== build 42 ==
Design gca_dlnv, start of the top module:
module gca_dlnv(
    input [31:0]    coord0,
    input [31:0]    coord1,
    input           ld,
    input           step,
    input           CLK,
    output          FC,
    output [20:0]   ADDR
);
==> flow/config.mk <==
export PLATFORM = sky130hd
export DESIGN_NAME = gca_dlnv
export DESIGN_NICKNAME = gca_dlnv
export VERILOG_FILES = /design/flow/design.v
export SDC_FILE = /design/flow/constraint.sdc
export NUM_CORES = 4
export LEC_CHECK = 0
export CAP_MARGIN = 35
export CORE_MARGIN = 2
export CORE_UTILIZATION = 72
export CTS_CLUSTER_DIAMETER = 238
export HOLD_SLACK_MARGIN = -0.1
export PLACE_DENSITY = 0.91
export SLEW_MARGIN = 20
export TNS_END_PERCENT = 40
==> flow/constraint.sdc <==
create_clock -name core_clock -period 3.7 [get_ports {CLK}]
set_input_delay 0.7400 -clock core_clock [delete_from_list [all_inputs] [get_ports {CLK}]]
set_output_delay 0.7400 -clock core_clock [all_outputs]
set_load 0.01 [all_outputs]
run.sh (not shown) runs the stock make flow with config.mk's settings and CLKGATE_MAP_FILE=.
Build 42: all stages done; final checks FAILED (negative setup slack).
[inputs] build 22 vs build 42
Settings: TNS_END_PERCENT: 40 -> unset; CAP_MARGIN: 35 -> 20; PLACE_DENSITY: 0.91 -> unset; HOLD_SLACK_MARGIN: -0.1 -> unset; CORE_UTILIZATION: 72 -> 40; CTS_CLUSTER_DIAMETER: 238 -> unset; the clock period (ns, I/O delays scaled along): 3.7 -> 4.56.
==> results <==
- Build 22 ran to completion and came out clean on the timing, design-rule and antenna checks.
- Between build 42 and build 22, cell area after layout decreased.
- Changes observed in build 22 relative to build 42: cell resize tally after clock tree synthesis has decreased; routed metal-1 wirelength has increased.
Here is what was changed in the inputs of build 36 compared with build 22.
Settings: CTS_CLUSTER_SIZE: unset -> 49; SETUP_SLACK_MARGIN: unset -> 1.18; GPL_TIMING_DRIVEN: unset -> 0; CORE_MARGIN: 2 -> 5; the clock period (ns, I/O delays scaled along): 4.56 -> 4.79.
## What came out
- When build 36 is set beside build 22, its global-route wire length before repair turns out to be 9.9% larger.
- Least setup slack across all paths after layout in build 36 vs build 22: up 0.64 ns
- A destination of the critical timing path of error[14]$_DFF_P_ is what build 36 shows, while FC belongs to build 22.
- Taking build 22 as the reference, in build 36 total number of vias rose 474, chip area higher.
Changes in build 97 relative to build 36:
Settings: a change of CORE_UTILIZATION from 40 to 60; an added ABC_AREA of 1; a change of CORE_MARGIN from 5 to 2; a deleted CTS_CLUSTER_SIZE that had been 49; a deleted SETUP_SLACK_MARGIN that had been 1.18; an added CTS_CLUSTER_DIAMETER of 94; a deleted GPL_TIMING_DRIVEN that had been 0; a change of the clock period (ns, I/O delays scaled along) from 4.79 to 2.75.
Results
Diff build 97..build 36 | final tally of max-slew violations | negligible
Summary of build 97 over build 36: wire length went up 31%.
Build 97: flow complete, layout not clean; failing: negative setup slack
#### Input delta (build 3 over build 97)
Settings: ABC_AREA removed (was 1); CORE_UTILIZATION changed from 60 to 40; CTS_CLUSTER_DIAMETER removed (was 94); the clock period (ns, I/O delays scaled along) changed from 2.75 to 5.0.
[summary]
- Both conditions hold for build 3: the flow ran to the end and the final layout passed the timing, design-rule and antenna checks.
- Per the comparison of build 3 with build 97, routed wire length decreased about 33%, xor/xnor share of the synthesized area increased 0.28 points, post-synthesis share of cell area spent on and-or and or-and gates increased 8.3 points.
- Delta (build 3 minus build 97): sequential fraction of the synthesis area grew by 1.3 points, first-pass iteration count of the detailed router shrank by 3.
- The placer congestion estimate in build 3 is 0.895 times that in build 97.
- Delta (build 3 minus build 97): met3 global-route usage now sits lower, post-synthesis share of cell area spent on and, or, nand and nor gates now sits lower, total number of tap cells now sits higher.
Input changes introduced in build 43 (baseline for comparison: build 3):
Settings: PLACE_DENSITY newly set to 0.91; CTS_CLUSTER_SIZE newly set to 15; TNS_END_PERCENT newly set to 5; CORE_MARGIN changed from 2 to 7; CTS_CLUSTER_DIAMETER newly set to 100; CORE_UTILIZATION changed from 40 to 30.
==> comparison <==
Design area ends up lower on build 3.
| final wirelength | build 43 vs build 3 | worse |
Build 3 -> build 43: met1 layer wirelength in the final routing decreased by more than 10%
From build 3 to build 43 the numbers moved as follows: setup slack moved down; floorplan row count moved up; post-layout period usage of the worst path higher.
Build 43 vs build 3 — share of the final layout cell area in multi-input gates dropped 0.88 points.
Build 43 vs build 3, instance count: build 43 higher
Going from build 3 to build 43, achievable clock frequency went down about 1.7%; minimum hold slack went up.

* * *

job 6634:
Starting RTL as in the previous note.
Settings: LEC_CHECK=0, CAP_MARGIN=20, CORE_MARGIN=2, CORE_UTILIZATION=30, CTS_CLUSTER_DIAMETER=100, CTS_CLUSTER_SIZE=15, PLACE_DENSITY_LB_ADDON=0.12, SLEW_MARGIN=20, TNS_END_PERCENT=5; clock period 5.0 ns.
Edits applied to the flow inputs when going from job 6634 to job 6036:
# job 6634
export LEC_CHECK = 0
export CAP_MARGIN = 20
export CORE_MARGIN = 2
export CORE_UTILIZATION = 30
export CTS_CLUSTER_DIAMETER = 100
export CTS_CLUSTER_SIZE = 15
export PLACE_DENSITY_LB_ADDON = 0.12
export SLEW_MARGIN = 20
export TNS_END_PERCENT = 5
create_clock -name core_clock -period 5.0 [get_ports {CLK}]
# job 6036
export LEC_CHECK = 0
export CAP_MARGIN = 20
export CORE_MARGIN = 2
export CORE_UTILIZATION = 58
export SLEW_MARGIN = 20
create_clock -name core_clock -period 2.53 [get_ports {CLK}]
[summary]
Job 6036 terminated abnormally: global routing reported GRT-0232.
Comparing placement-stage worst setup slack for job 6036 and job 6634, the smaller number came from job 6036.
Going from job 6634 to job 6036, post-cts resize count has increased; core outline area went down; die area went down.
Edits applied to the flow inputs when going from job 6036 to job 9930:
# job 6036
export LEC_CHECK = 0
export CAP_MARGIN = 20
export CORE_MARGIN = 2
export CORE_UTILIZATION = 58
export SLEW_MARGIN = 20
create_clock -name core_clock -period 2.53 [get_ports {CLK}]
# job 9930
export LEC_CHECK = 0
export CAP_MARGIN = 15
export CORE_MARGIN = 2
export CORE_UTILIZATION = 72
export SETUP_SLACK_MARGIN = -0.27
export SLEW_MARGIN = 20
create_clock -name core_clock -period 3.9 [get_ports {CLK}]
[summary]
- Job 9930: all stages done; final checks FAILED (setup timing).
- Going from job 6036 to job 9930, chip area in the Yosys report held; post-synth design cell area level; placed wire-length estimate after detailed placement saw a decrease; number of gates resized after cts went down by 215.

* * *

Starting RTL as in the previous note.
clock: 4.27 ns
lec_check: 0
abc_area: 1
cap_margin: 15
cell_pad_in_sites_global_placement: 1
core_aspect_ratio: 1.45
core_margin: 5
core_utilization: 32
cts_cluster_diameter: 356
gpl_routability_driven: 1
gpl_timing_driven: 1
min_routing_layer: met2
place_density_lb_addon: 0.18
slew_margin: 20
tns_end_percent: 55
The baseline went through all stages and came out clean.
Edit:
Settings changed: CORE_ASPECT_RATIO 1.45 to unset, CORE_UTILIZATION 32 to 69, CTS_CLUSTER_DIAMETER 356 to 263, GPL_ROUTABILITY_DRIVEN 1 to 0, MIN_ROUTING_LAYER met2 to met1, TNS_END_PERCENT 55 to 50.
Clock period 4.27 ns to 4.19 ns, I/O delays scaled along.
The changed run stopped in 3_1_place_gp_skip_io on FLW-0024.
Synthesized cell count does not change.
Die area goes down by 51%.
Synthesized area is unchanged.
Edit:
Settings changed: ABC_AREA 1 to 0, CAP_MARGIN 15 to 10, CELL_PAD_IN_SITES_GLOBAL_PLACEMENT 1 to unset, CORE_ASPECT_RATIO set to 0.5, CORE_MARGIN 5 to 9, CTS_CLUSTER_DIAMETER 263 to 50, CTS_CLUSTER_SIZE set to 16, TNS_END_PERCENT 50 to 5.
After rerunning:
- The changed run finished with timing, DRC and antenna clean
- die size climbs by 6.6%
- area after synthesis falls by 6.9%
- synthesized cell count came out lower by about 25%

* * *

== run 1 ==
Starting RTL as in the previous note.
Settings: LEC_CHECK=0, ABC_AREA=0, CAP_MARGIN=5, CELL_PAD_IN_SITES_DETAIL_PLACEMENT=2, CORE_MARGIN=2, CORE_UTILIZATION=26, PLACE_DENSITY_LB_ADDON=0.11, SETUP_SLACK_MARGIN=1.51, SLEW_MARGIN=5, TNS_END_PERCENT=55; clock period 7.39 ns.
Setup changes, run 1 to run 2
Settings: SLEW_MARGIN changed from 5 to 20; CTS_CLUSTER_SIZE newly set to 99; PLACE_DENSITY_LB_ADDON removed (was 0.11); CORE_UTILIZATION changed from 26 to 72; ABC_AREA removed (was 0); TNS_END_PERCENT removed (was 55); SETUP_SLACK_MARGIN removed (was 1.51); CELL_PAD_IN_SITES_DETAIL_PLACEMENT removed (was 2); the clock period (ns, I/O delays scaled along) changed from 7.39 to 4.06.
Results
When run 2 is measured against run 1, its first-pass GRT wire length turns out about 23% lower. Worst hold slack for run 2 is lower than for run 1. Compared with run 1, run 2 instantiates a smaller number of cells. Higher number of vias per cell after detailed routing was reported by run 2, not run 1. Run 2 leaves less setup margin than run 1. The final reports for run 2 and run 1 show number of vias in the routed layout higher in the former.
Edits applied to the flow inputs when going from run 2 to run 3:
Settings: a deleted CTS_CLUSTER_SIZE that had been 99; a change of CORE_UTILIZATION from 72 to 50; an added SETUP_SLACK_MARGIN of 0.73; a change of CAP_MARGIN from 5 to 20; a change of the clock period (ns, I/O delays scaled along) from 4.06 to 2.53.
## What came out
- Run 3 completed end to end; final checks failed (negative setup slack).
- Taking run 2 as the reference, in run 3 data arrival time of the critical path picked up an extra 20 ps, global-route met1 utilization lost 7.3 points, maximum frequency picked up an extra 0.70%, via count of the first global-routing pass picked up an extra 1945.
- Between run 2 and run 3, the sequential share of layout area is higher for run 2.
- Compared with run 2, the detailed router inserted more vias in run 3.
## Diff of input files: run 4 against run 3
Settings: putting CTS_CLUSTER_SIZE at 80 where nothing was set; putting PLACE_DENSITY_LB_ADDON at 0.04 where nothing was set; putting CTS_CLUSTER_DIAMETER at 32 where nothing was set; swapping 50 for 72 in CORE_UTILIZATION; swapping 2.53 for 4.52 in the clock period (ns, I/O delays scaled along).
## What came out
Run 4 completed end to end with timing, DRC and antenna clean. Run 3 finished all stages; however, its layout fails the closing checks, the failures being negative setup slack. Run 4 vs run 3, period utilization went down by 65 points. Relative to run 3, the worst hold slack of run 4 is lower by 100 ps. Relative to run 3, the final routed wirelength across all metal layers of run 4 is lower by about 24%. Core utilization (lower): run 3. In run 4 the final instance area turned out 28% lower than in run 3. Higher cell area after placement goes to run 3 over run 4. Delta (run 4 minus run 3): cell row count has decreased, worst hold path stage count now smaller.
